Design calc_didactic, start of the top module:
module calc_didactic(
        clk,
        rst,
        mem_addr,
        mem_we,
        mem_wdata,
        mem_rdata
    );
Size: about 2200 cells after synthesis, about 45 I/O pins, about 0.017 mm2 of cells after synthesis.
export LEC_CHECK = 0
export ABC_AREA = 1
export CAP_MARGIN = 20
export CORE_MARGIN = 2
export CORE_UTILIZATION = 72
export CTS_CLUSTER_DIAMETER = 205
export CTS_CLUSTER_SIZE = 25
export HOLD_SLACK_MARGIN = -0.09
export PLACE_DENSITY_LB_ADDON = 0.05
export SLEW_MARGIN = 20
export TNS_END_PERCENT = 5
create_clock -name core_clock -period 5.7 [get_ports {clk}]
run.sh (not shown) runs the stock make flow with config.mk's settings and CLKGATE_MAP_FILE=.
The first run finished but fails on setup timing.
Edit:
==> flow/config.mk (replaced) <==
export PLATFORM = sky130hd
export DESIGN_NAME = calc_didactic
export DESIGN_NICKNAME = calc_didactic
export VERILOG_FILES = /design/flow/design.v
export SDC_FILE = /design/flow/constraint.sdc
export NUM_CORES = 4
export LEC_CHECK = 0
export CAP_MARGIN = 20
export CORE_MARGIN = 2
export CORE_UTILIZATION = 59
export SLEW_MARGIN = 20
==> flow/constraint.sdc (replaced) <==
create_clock -name core_clock -period 5.39 [get_ports {clk}]
set_input_delay 1.0780 -clock core_clock [delete_from_list [all_inputs] [get_ports {clk}]]
set_output_delay 1.0780 -clock core_clock [all_outputs]
set_load 0.01 [all_outputs]
- The changed run finished but fails on setup timing
- via count is higher by 3.5%
- clock power came out higher by 79%
- critical path depth goes down by 3
- cell count rises by 2.2%
- flip-flop count does not change
- wire length came out higher by 18%
- worst setup slack degrades by 1.6 ns
- design area is higher by 23%
- die size climbs by 20%
- synthesized cell count falls by 18%
- synthesized area came out lower by 0.87%


calc_didactic again, from the RTL that the note above started with.
==> flow/config.mk <==
export PLATFORM = sky130hd
export DESIGN_NAME = calc_didactic
export DESIGN_NICKNAME = calc_didactic
export VERILOG_FILES = /design/flow/design.v
export SDC_FILE = /design/flow/constraint.sdc
export NUM_CORES = 4
export LEC_CHECK = 0
export CAP_MARGIN = 20
export CELL_PAD_IN_SITES_DETAIL_PLACEMENT = 0
export CELL_PAD_IN_SITES_GLOBAL_PLACEMENT = 0
export CORE_MARGIN = 10
export CORE_UTILIZATION = 40
export CTS_CLUSTER_SIZE = 15
export HOLD_SLACK_MARGIN = 0.17
export MIN_ROUTING_LAYER = met2
export SLEW_MARGIN = 40
==> flow/constraint.sdc <==
create_clock -name core_clock -period 13.5 [get_ports {clk}]
set_input_delay 2.7000 -clock core_clock [delete_from_list [all_inputs] [get_ports {clk}]]
set_output_delay 2.7000 -clock core_clock [all_outputs]
set_load 0.01 [all_outputs]
The baseline completed and failed the layout checks on design-rule violations.
==> next run, changes <==
--- a/flow/config.mk
+++ b/flow/config.mk
@@ -9,3 +9 @@
-export CELL_PAD_IN_SITES_DETAIL_PLACEMENT = 0
-export CELL_PAD_IN_SITES_GLOBAL_PLACEMENT = 0
-export CORE_MARGIN = 10
+export CORE_MARGIN = 5
@@ -14,3 +12 @@
-export HOLD_SLACK_MARGIN = 0.17
-export MIN_ROUTING_LAYER = met2
-export SLEW_MARGIN = 40
+export SLEW_MARGIN = 20
==> flow/constraint.sdc (replaced) <==
create_clock -name core_clock -period 10.0 [get_ports {clk}]
set_input_delay 2.0000 -clock core_clock [delete_from_list [all_inputs] [get_ports {clk}]]
set_output_delay 2.0000 -clock core_clock [all_outputs]
set_load 0.01 [all_outputs]
Now the flow finished with timing, DRC and antenna clean.
Sequential power rose by 36%.
Synthesized cell count is unchanged.
Die area fell by 8.8%.
Critical path depth rose by 2.
Sequential cell count stays the same.
Power rose by 37%.
Non-clock buffer count rose by 9.
Clock skew hardly moves.
Clock-buffer cell count rose by 5.
==> next run, changes <==
--- a/flow/config.mk
+++ b/flow/config.mk
@@ -8,4 +8,4 @@
-export CAP_MARGIN = 20
-export CORE_MARGIN = 5
-export CORE_UTILIZATION = 40
-export CTS_CLUSTER_SIZE = 15
+export CAP_MARGIN = 10
+export CORE_MARGIN = 2
+export CORE_UTILIZATION = 72
+export SETUP_SLACK_MARGIN = 1.08
==> flow/constraint.sdc (replaced) <==
create_clock -name core_clock -period 8.16 [get_ports {clk}]
set_input_delay 1.6320 -clock core_clock [delete_from_list [all_inputs] [get_ports {clk}]]
set_output_delay 1.6320 -clock core_clock [all_outputs]
set_load 0.01 [all_outputs]
The new run died in global routing (5_1_grt) with GRT-0232.
Synthesized area does not change.
Synthesized cell count does not change.
Die area went down by 47%.
==> next run, changes <==
--- a/flow/config.mk
+++ b/flow/config.mk
@@ -8 +8 @@
-export CAP_MARGIN = 10
+export CAP_MARGIN = 20
@@ -10,2 +10,2 @@
-export CORE_UTILIZATION = 72
-export SETUP_SLACK_MARGIN = 1.08
+export CORE_UTILIZATION = 58
+export SETUP_SLACK_MARGIN = 1.26
==> flow/constraint.sdc (replaced) <==
create_clock -name core_clock -period 6.88 [get_ports {clk}]
set_input_delay 1.3760 -clock core_clock [delete_from_list [all_inputs] [get_ports {clk}]]
set_output_delay 1.3760 -clock core_clock [all_outputs]
set_load 0.01 [all_outputs]
Outcome: This time the run completed with no timing, DRC or antenna violations. Synthesized area is unchanged. Die size went up by 23%. Synthesized cell count stays the same.
==> next run, changes <==
--- a/flow/config.mk
+++ b/flow/config.mk
@@ -10,2 +10 @@
-export CORE_UTILIZATION = 58
-export SETUP_SLACK_MARGIN = 1.26
+export CORE_UTILIZATION = 57
==> flow/constraint.sdc (replaced) <==
create_clock -name core_clock -period 8.39 [get_ports {clk}]
set_input_delay 1.6780 -clock core_clock [delete_from_list [all_inputs] [get_ports {clk}]]
set_output_delay 1.6780 -clock core_clock [all_outputs]
set_load 0.01 [all_outputs]
What happened: Power goes down by about a fifth; die size goes up slightly; first-iteration DRC count goes down by roughly a tenth; synthesized cell count is unchanged; sequential power goes down by about a fifth.
==> next run, changes <==
--- a/flow/config.mk
+++ b/flow/config.mk
@@ -10 +10,3 @@
-export CORE_UTILIZATION = 57
+export CORE_UTILIZATION = 71
+export CTS_CLUSTER_SIZE = 37
+export SETUP_SLACK_MARGIN = 0.7
==> flow/constraint.sdc (replaced) <==
create_clock -name core_clock -period 5.2 [get_ports {clk}]
set_input_delay 1.0400 -clock core_clock [delete_from_list [all_inputs] [get_ports {clk}]]
set_output_delay 1.0400 -clock core_clock [all_outputs]
set_load 0.01 [all_outputs]
After rerunning:
- Now the flow did not get past global routing (5_1_grt) (GRT-0116)
- area after synthesis is unchanged
- die area drops by 19%
- synthesized cell count does not change
Power and IR drop assume default switching activity.
